==> job 9484: inputs <==
// lascon_top
module lascon_top #(
    parameter int LASCON_VARIANT = 0
)(
    input  logic                                clk,
    input  logic                                rst,
    input  logic [2:0]                          mode_i,      
    input  logic [31:0]                         xof_len_i,   
    input  logic                                start_i,     
    input  logic                                abort_i,     
    output logic                                busy_o,      
    output logic                                done_o,      
    output logic                                tag_fail_o,  
    input  logic [63:0]                         s_axis_tdata,   
    input  logic [7:0]                          s_axis_tkeep,   
    input  logic [3:0]                          s_axis_tuser,   
    input  logic                                s_axis_tlast,   
    input  logic                                s_axis_tvalid,  
    output logic                                s_axis_tready,  
    output logic [63:0]                         m_axis_tdata,   
    output logic [7:0]                          m_axis_tkeep,   
    output logic [3:0]                          m_axis_tuser,   
    output logic                                m_axis_tlast,   
    output logic                                m_axis_tvalid,  
    input  logic                                m_axis_tready   
);
    logic           is_aead_mode;
    assign is_aead_mode = (mode_i == lascon_pkg::MODE_AEAD_ENC) || (mode_i == lascon_pkg::MODE_AEAD_DEC);
  ...
Settings: LEC_CHECK=0, CAP_MARGIN=20, CORE_MARGIN=2, CORE_UTILIZATION=58, HOLD_SLACK_MARGIN=-0.08, MAX_ROUTING_LAYER=met4, SETUP_SLACK_MARGIN=1.39, SLEW_MARGIN=20; clock period 5.35 ns.
run.sh (not shown) runs the stock make flow with config.mk's settings and CLKGATE_MAP_FILE=.
==> inputs of job 1643, as changes to job 9484 <==
- CORE_UTILIZATION: 58 -> 71
- CTS_CLUSTER_SIZE: default -> 35
- HOLD_SLACK_MARGIN: -0.08 -> default
- MAX_ROUTING_LAYER: met4 -> default
- PLACE_DENSITY: default -> 0.81
- SETUP_SLACK_MARGIN: 1.39 -> default
==> flow/constraint.sdc (replaced) <==
create_clock -name core_clock -period 6.48 [get_ports {clk}]
set_input_delay 1.2960 -clock core_clock [delete_from_list [all_inputs] [get_ports {clk}]]
set_output_delay 1.2960 -clock core_clock [all_outputs]
set_load 0.01 [all_outputs]
==> inputs of job 7175, as changes to job 9484 <==
- CORE_UTILIZATION: 58 -> 63
- CTS_CLUSTER_DIAMETER: default -> 25
- CTS_CLUSTER_SIZE: default -> 35
- HOLD_SLACK_MARGIN: -0.08 -> default
- MAX_ROUTING_LAYER: met4 -> default
- SETUP_SLACK_MARGIN: 1.39 -> 1.5
==> flow/constraint.sdc (replaced) <==
create_clock -name core_clock -period 5.04 [get_ports {clk}]
set_input_delay 1.0080 -clock core_clock [delete_from_list [all_inputs] [get_ports {clk}]]
set_output_delay 1.0080 -clock core_clock [all_outputs]
set_load 0.01 [all_outputs]
==> notes <==
- Job 9484 did not get past 5_1_grt. Job 1643 ended with an error in 5_1_grt on GRT-0116. Job 7175 never finished: it broke off in 5_1_grt with GRT-0116.
- Against job 9484, the die area of job 7175 is smaller by 7.8%.
- Synthesized cell count is the same in job 7175 and job 9484.
- Area after synthesis is the same in job 1643 and job 7175.
==> figures <==
item	job 9484	job 7175	job 1643
Outcome	did not finish	did not finish	did not finish
Last stage reached	5_1_grt	5_1_grt	5_1_grt
Post-placement setup slack	-821 ps	-966 ps	-158 ps
RD Place Congestion	1.26	1.23	1.37
Number of levels the H-tree was split into	3	4	3
Total CTS buffers	67	176	66
Die outline width	295 um	284 um	267 um
Cell count after placement	7642	7530	7199
Count of cells resized by post-cts repair	812	752	12
Vertical die dimension	295 um	284 um	267 um
Number of setup buffers added after CTS	191	128	4
Count of mapped cells out of synthesis	5838	5838	5838
Sum of net half-perimeters after detailed placement	209 mm	200 mm	186 mm
Placed cell areas	0.0598 mm^2	0.0595 mm^2	0.0559 mm^2
Count of standard-cell rows	106	102	96
Core area	0.0838 mm^2	0.0775 mm^2	0.0686 mm^2
Starting density of the core	58.7%	63.6%	71.8%
Chip Area	0.0872 mm^2	0.0804 mm^2	0.0715 mm^2

==> inputs of run a <==
lascon_top again, from the RTL that the note above started with.
clock: 4.89 ns
lec_check: 0
cap_margin: 20
core_margin: 2
core_utilization: 60
cts_cluster_diameter: 373
setup_slack_margin: -0.41
slew_margin: 20
tns_end_percent: 5
==> run b (differences from run a) <==
- CORE_UTILIZATION: 60 -> 40
- CTS_CLUSTER_DIAMETER: 373 -> not set
- SETUP_SLACK_MARGIN: -0.41 -> 0.3
- TNS_END_PERCENT: 5 -> not set
==> flow/constraint.sdc (replaced) <==
create_clock -name core_clock -period 7.0 [get_ports {clk}]
set_input_delay 1.4000 -clock core_clock [delete_from_list [all_inputs] [get_ports {clk}]]
set_output_delay 1.4000 -clock core_clock [all_outputs]
set_load 0.01 [all_outputs]
==> run c (differences from run a) <==
- CORE_UTILIZATION: 60 -> 16
- CTS_CLUSTER_DIAMETER: 373 -> not set
- SETUP_SLACK_MARGIN: -0.41 -> 0.3
- TNS_END_PERCENT: 5 -> not set
==> flow/constraint.sdc (replaced) <==
create_clock -name core_clock -period 6.76 [get_ports {clk}]
set_input_delay 1.3520 -clock core_clock [delete_from_list [all_inputs] [get_ports {clk}]]
set_output_delay 1.3520 -clock core_clock [all_outputs]
set_load 0.01 [all_outputs]
==> results <==
	run a	run c	run b
Num sequential	-	532	532
Clock network area share	-	0.0373	0.0399
Outcome	aborted with a tool error	finished clean	finished clean
Stage where the flow stopped	global routing (5_1_grt)	-	-
Weighted congestion reported at the end of routability-driven placement	1.24	1.08	1.12
Clock power frac	-	0.221	0.220
Reg clk slew, reported paths	-	0.05 ns	0.06 ns
Detailed-router iteration count before antenna repair	-	9	9
Clock tree buffer count of the final layout	-	99	104
Cell class ranked first by area	-	logic gates	logic gates
CTS tree	-	yes	yes
Least-Margin Pin Slew	-	1.37 ns	1.39 ns
Chip Width	290 µm	559 µm	355 µm
Antenna diode count	-	10	10
Startpoint kind of the worst setup timing path	-	primary input	primary input
Post-layout utilization of the core	-	0.212	0.489
Hold Path Depth	-	1	2

==> inputs of wip/ember <==
lascon_top again, from the RTL that the note above started with.
==> flow/config.mk <==
export PLATFORM = sky130hd
export DESIGN_NAME = lascon_top
export DESIGN_NICKNAME = lascon_top
export VERILOG_FILES = /design/flow/design.v
export SDC_FILE = /design/flow/constraint.sdc
export NUM_CORES = 4
export LEC_CHECK = 0
export ABC_AREA = 1
export CAP_MARGIN = 20
export CORE_MARGIN = 2
export CORE_UTILIZATION = 67
export CTS_CLUSTER_DIAMETER = 373
export CTS_CLUSTER_SIZE = 94
export PLACE_DENSITY = 0.37
export SETUP_SLACK_MARGIN = 0.3
export SLEW_MARGIN = 20
==> flow/constraint.sdc <==
create_clock -name core_clock -period 3.83 [get_ports {clk}]
set_input_delay 0.7660 -clock core_clock [delete_from_list [all_inputs] [get_ports {clk}]]
set_output_delay 0.7660 -clock core_clock [all_outputs]
set_load 0.01 [all_outputs]
==> wip/pepper (differences from wip/ember) <==
==> flow/config.mk (replaced) <==
export PLATFORM = sky130hd
export DESIGN_NAME = lascon_top
export DESIGN_NICKNAME = lascon_top
export VERILOG_FILES = /design/flow/design.v
export SDC_FILE = /design/flow/constraint.sdc
export NUM_CORES = 4
export LEC_CHECK = 0
export CAP_MARGIN = 20
export CORE_MARGIN = 2
export CORE_UTILIZATION = 59
export CTS_CLUSTER_DIAMETER = 247
export CTS_CLUSTER_SIZE = 96
export SETUP_SLACK_MARGIN = 0.3
export SLEW_MARGIN = 20
==> flow/constraint.sdc (replaced) <==
create_clock -name core_clock -period 4.35 [get_ports {clk}]
set_input_delay 0.8700 -clock core_clock [delete_from_list [all_inputs] [get_ports {clk}]]
set_output_delay 0.8700 -clock core_clock [all_outputs]
set_load 0.01 [all_outputs]
==> wip/maple (differences from wip/ember) <==
==> flow/config.mk (replaced) <==
export PLATFORM = sky130hd
export DESIGN_NAME = lascon_top
export DESIGN_NICKNAME = lascon_top
export VERILOG_FILES = /design/flow/design.v
export SDC_FILE = /design/flow/constraint.sdc
export NUM_CORES = 4
export LEC_CHECK = 0
export CAP_MARGIN = 20
export CORE_MARGIN = 2
export CORE_UTILIZATION = 72
export CTS_CLUSTER_SIZE = 95
export SETUP_SLACK_MARGIN = 0.3
export SLEW_MARGIN = 20
export TNS_END_PERCENT = 5
==> flow/constraint.sdc (replaced) <==
create_clock -name core_clock -period 4.49 [get_ports {clk}]
set_input_delay 0.8980 -clock core_clock [delete_from_list [all_inputs] [get_ports {clk}]]
set_output_delay 0.8980 -clock core_clock [all_outputs]
set_load 0.01 [all_outputs]
==> job_summary.md <==
### Yosys + OpenROAD results

| Metric | Value |
|---|---|
| Status | `did not finish` |
| Die width | `266 um` |
| Failed at | `global routing` |
| DP Cell Count | `~7500` |
| H-tree depth | `2` |
| Error | `[ERROR GRT-0116] Global routing finished with congestion. Check the congestion regions in the DRC Viewer.` |
[end of results for wip/maple]
==> job_summary.md <==
### Yosys + OpenROAD results

| Metric | Value |
|---|---|
| Status | `did not finish` |
| Failed at | `global routing` |
| Error | `[ERROR GRT-0116] Global routing finished with congestion. Check the congestion regions in the DRC Viewer.` |
| Mapped Area | `approximately 0.049 mm2` |
| # resized after CTS | `around 900` |
| Syn avg cell area | `8.43 um2` |
| Die width | `293 um` |
| DP Cell Count | `7780` |
| H-tree depth | `1` |
| Root buffer cell | `clkbuf_16` |
| GR peak layer | `met2` |
[end of results for wip/pepper]
==> job_summary.md <==
### Yosys + OpenROAD results

| Metric | Value |
|---|---|
| Synthesized Nets | `around 7500` |
| Place WS | `-1.58 ns` |
| DP Cell Count | `9142` |
| Error | `[ERROR GRT-0116] Global routing finished with congestion. Check the congestion regions in the DRC Viewer.` |
| H-tree depth | `1` |
| Failed at | `global routing` |
| Status | `did not finish` |
[end of results for wip/ember]

==> 12-15 <==
lascon_top again, from the RTL that the note above started with.
Settings: LEC_CHECK=0, CAP_MARGIN=20, CELL_PAD_IN_SITES_GLOBAL_PLACEMENT=1, CORE_MARGIN=2, CORE_UTILIZATION=66, MAX_ROUTING_LAYER=met4, PLACE_DENSITY_LB_ADDON=0.17, SETUP_SLACK_MARGIN=0.3, SLEW_MARGIN=20; clock period 7.75 ns.
==> 09-26: changes against 12-15 <==
==> flow/config.mk (replaced) <==
export PLATFORM = sky130hd
export DESIGN_NAME = lascon_top
export DESIGN_NICKNAME = lascon_top
export VERILOG_FILES = /design/flow/design.v
export SDC_FILE = /design/flow/constraint.sdc
export NUM_CORES = 4
export LEC_CHECK = 0
export CAP_MARGIN = 20
export CORE_MARGIN = 2
export CORE_UTILIZATION = 54
export SETUP_SLACK_MARGIN = -0.41
export SLEW_MARGIN = 20
==> flow/constraint.sdc (replaced) <==
create_clock -name core_clock -period 4.89 [get_ports {clk}]
set_input_delay 0.9780 -clock core_clock [delete_from_list [all_inputs] [get_ports {clk}]]
set_output_delay 0.9780 -clock core_clock [all_outputs]
set_load 0.01 [all_outputs]
==> comparison table <==
| quantity | 09-26 | 12-15 |
|---|---|---|
| Result of the run | failed layout checks | did not finish |
| Last stage reached | - | global routing |
| Layout check failures | negative setup slack | - |
| Row cnt | 110 | 100 |
| Htree depth | 3 | 3 |
| Die y size | 306 um | 277 um |
| Standard cell area after detailed placement | 59000 um2 | 53400 um2 |
| Syn_area_per_cell | 8.43 um2 | 8.43 um2 |
| Cell Area, Synth | 49200 um2 | 49200 um2 |
| Floorplan die area | 93600 um2 | 76800 um2 |
| Half-perimeter wire length after detailed placement | 217000 um | 186000 um |
| Dpl cells | 7757 | 6932 |
| IO Port Bufs | 199 | 199 |
| Placer congestion estimate | 1.21 | 1.37 |
| Die extent in x | 306 um | 277 um |
| Number of setup buffers added after CTS | 36 | 1 |
| Buffer type at the clock tree root | sky130_fd_sc_hd__clkbuf_16 | sky130_fd_sc_hd__clkbuf_16 |
| Number of warning messages in the yosys log | 8 | 8 |
| Deepest clock path buffer count | 3 | 3 |
| Post-synth net total | 6093 | 6093 |
| Area of the placeable core | 90100 um2 | 74200 um2 |
| Post-cts gate resize count | 257 | 1 |
| Post-place setup slack | -1.34 ns | 0.180 ns |
| Fp_density | 54.6% | 66.4% |

==> inputs of run F <==
lascon_top again, from the RTL that the note above started with.
==> flow/config.mk <==
export PLATFORM = sky130hd
export DESIGN_NAME = lascon_top
export DESIGN_NICKNAME = lascon_top
export VERILOG_FILES = /design/flow/design.v
export SDC_FILE = /design/flow/constraint.sdc
export NUM_CORES = 4
export LEC_CHECK = 0
export CAP_MARGIN = 20
export CORE_MARGIN = 2
export CORE_UTILIZATION = 66
export CTS_CLUSTER_SIZE = 50
export SETUP_SLACK_MARGIN = -0.41
export SLEW_MARGIN = 20
==> flow/constraint.sdc <==
create_clock -name core_clock -period 5.33 [get_ports {clk}]
set_input_delay 1.0660 -clock core_clock [delete_from_list [all_inputs] [get_ports {clk}]]
set_output_delay 1.0660 -clock core_clock [all_outputs]
set_load 0.01 [all_outputs]
==> run C: changes against run F <==
Settings changed: CORE_UTILIZATION 66 to 40, CTS_CLUSTER_SIZE 50 to default, SETUP_SLACK_MARGIN -0.41 to 0.3.
==> flow/constraint.sdc (replaced) <==
create_clock -name core_clock -period 6.76 [get_ports {clk}]
set_input_delay 1.3520 -clock core_clock [delete_from_list [all_inputs] [get_ports {clk}]]
set_output_delay 1.3520 -clock core_clock [all_outputs]
set_load 0.01 [all_outputs]
==> results.yml <==
# implementation run metrics
outcome:
  status: "stopped before the end"
  haltStage: "5_1_grt"
  stop_error: "[ERROR GRT-0116] Global routing finished with congestion. Check the congestion regions in the DRC Viewer."
floorplanning:
  die_h_um: 277.1
  dieArea_um2: 76810
global_routing:
  grt_usage_pct: 72.97
  grt_remaining_overflow: 127
placed_design:
  dp_cells: 7486
-- figures above: run F

==> results.yml <==
# generated from flow reports
layout:
  nonClkBufAreaFrac_pct: 11.88
sta:
  setup_slack_ns: 0.2645
  hold_violations: 0
logic_synthesis:
  syn_inst: 5838
global_routing:
  grt_usage_pct: 47.81
  grt_first_pass_wirelength_um: 413100
  grt_remaining_overflow: 0
worst_setup_path:
  critPathMaxFanout: 10
outcome:
  status: "no timing/DRC/antenna violations"
placed_design:
  io_buffers: 199
floorplanning:
  die_h_um: 354.9
  fp-row-count: 128
  dieArea_um2: 125900
-- figures above: run C


==> run D <==
Starting RTL as in the previous note.
clock: 5.44 ns
lec_check: 0
cap_margin: 35
cell_pad_in_sites_detail_placement: 0
core_margin: 2
core_utilization: 65
cts_cluster_diameter: 362
cts_cluster_size: 49
gpl_timing_driven: 1
slew_margin: 20
tns_end_percent: 5
==> inputs of run M, as changes to run D <==
Settings changed: CAP_MARGIN 35 to 20, CELL_PAD_IN_SITES_DETAIL_PLACEMENT 0 to default, CORE_UTILIZATION 65 to 40, CTS_CLUSTER_DIAMETER 362 to default, CTS_CLUSTER_SIZE 49 to default, GPL_TIMING_DRIVEN 1 to default, SETUP_SLACK_MARGIN from default to 0.3, TNS_END_PERCENT 5 to default.
==> flow/constraint.sdc (replaced) <==
create_clock -name core_clock -period 9.86 [get_ports {clk}]
set_input_delay 1.9720 -clock core_clock [delete_from_list [all_inputs] [get_ports {clk}]]
set_output_delay 1.9720 -clock core_clock [all_outputs]
set_load 0.01 [all_outputs]
==> impl_metrics.py <==
# Physical implementation metrics
metrics = {
    "run_status": {
        "run_status": "no timing/DRC/antenna violations",
    },
    "floorplan": {
        "die_x_um": 355,
        "num_rows": 128,
    },
    "global_route": {
        "grt_use_met2_pct": 65.8,
        "use_met3_pct": 12.6,
    },
    "placement": {
        "dp.cells": 7555,
        "gp_congestion": 1.11,
        "hpwl_um": 226000,
    },
    "cts": {
        "htree_num_levels": 3,
        "cts_setup_buffers": 0,
    },
}
the above is filed under run M

==> impl_metrics.py <==
# Physical implementation metrics
metrics = {
    "run_status": {
        "run_status": "aborted with a tool error",
        "failing_step": "global routing (5_1_grt)",
        "error_line": "[ERROR GRT-0116] Global routing finished with congestion. Check the congestion regions in the DRC Viewer.",
    },
    "global_route": {
        "use_met3_pct": 47.4,
        "grt_use_met2_pct": 87.3,
    },
    "cts": {
        "cts_setup_buffers": 23,
    },
    "floorplan": {
        "die_x_um": 279,
        "num_rows": 100,
    },
}
the above is filed under run D

Power figures rest on the tool's default switching activity, not on a simulated workload.
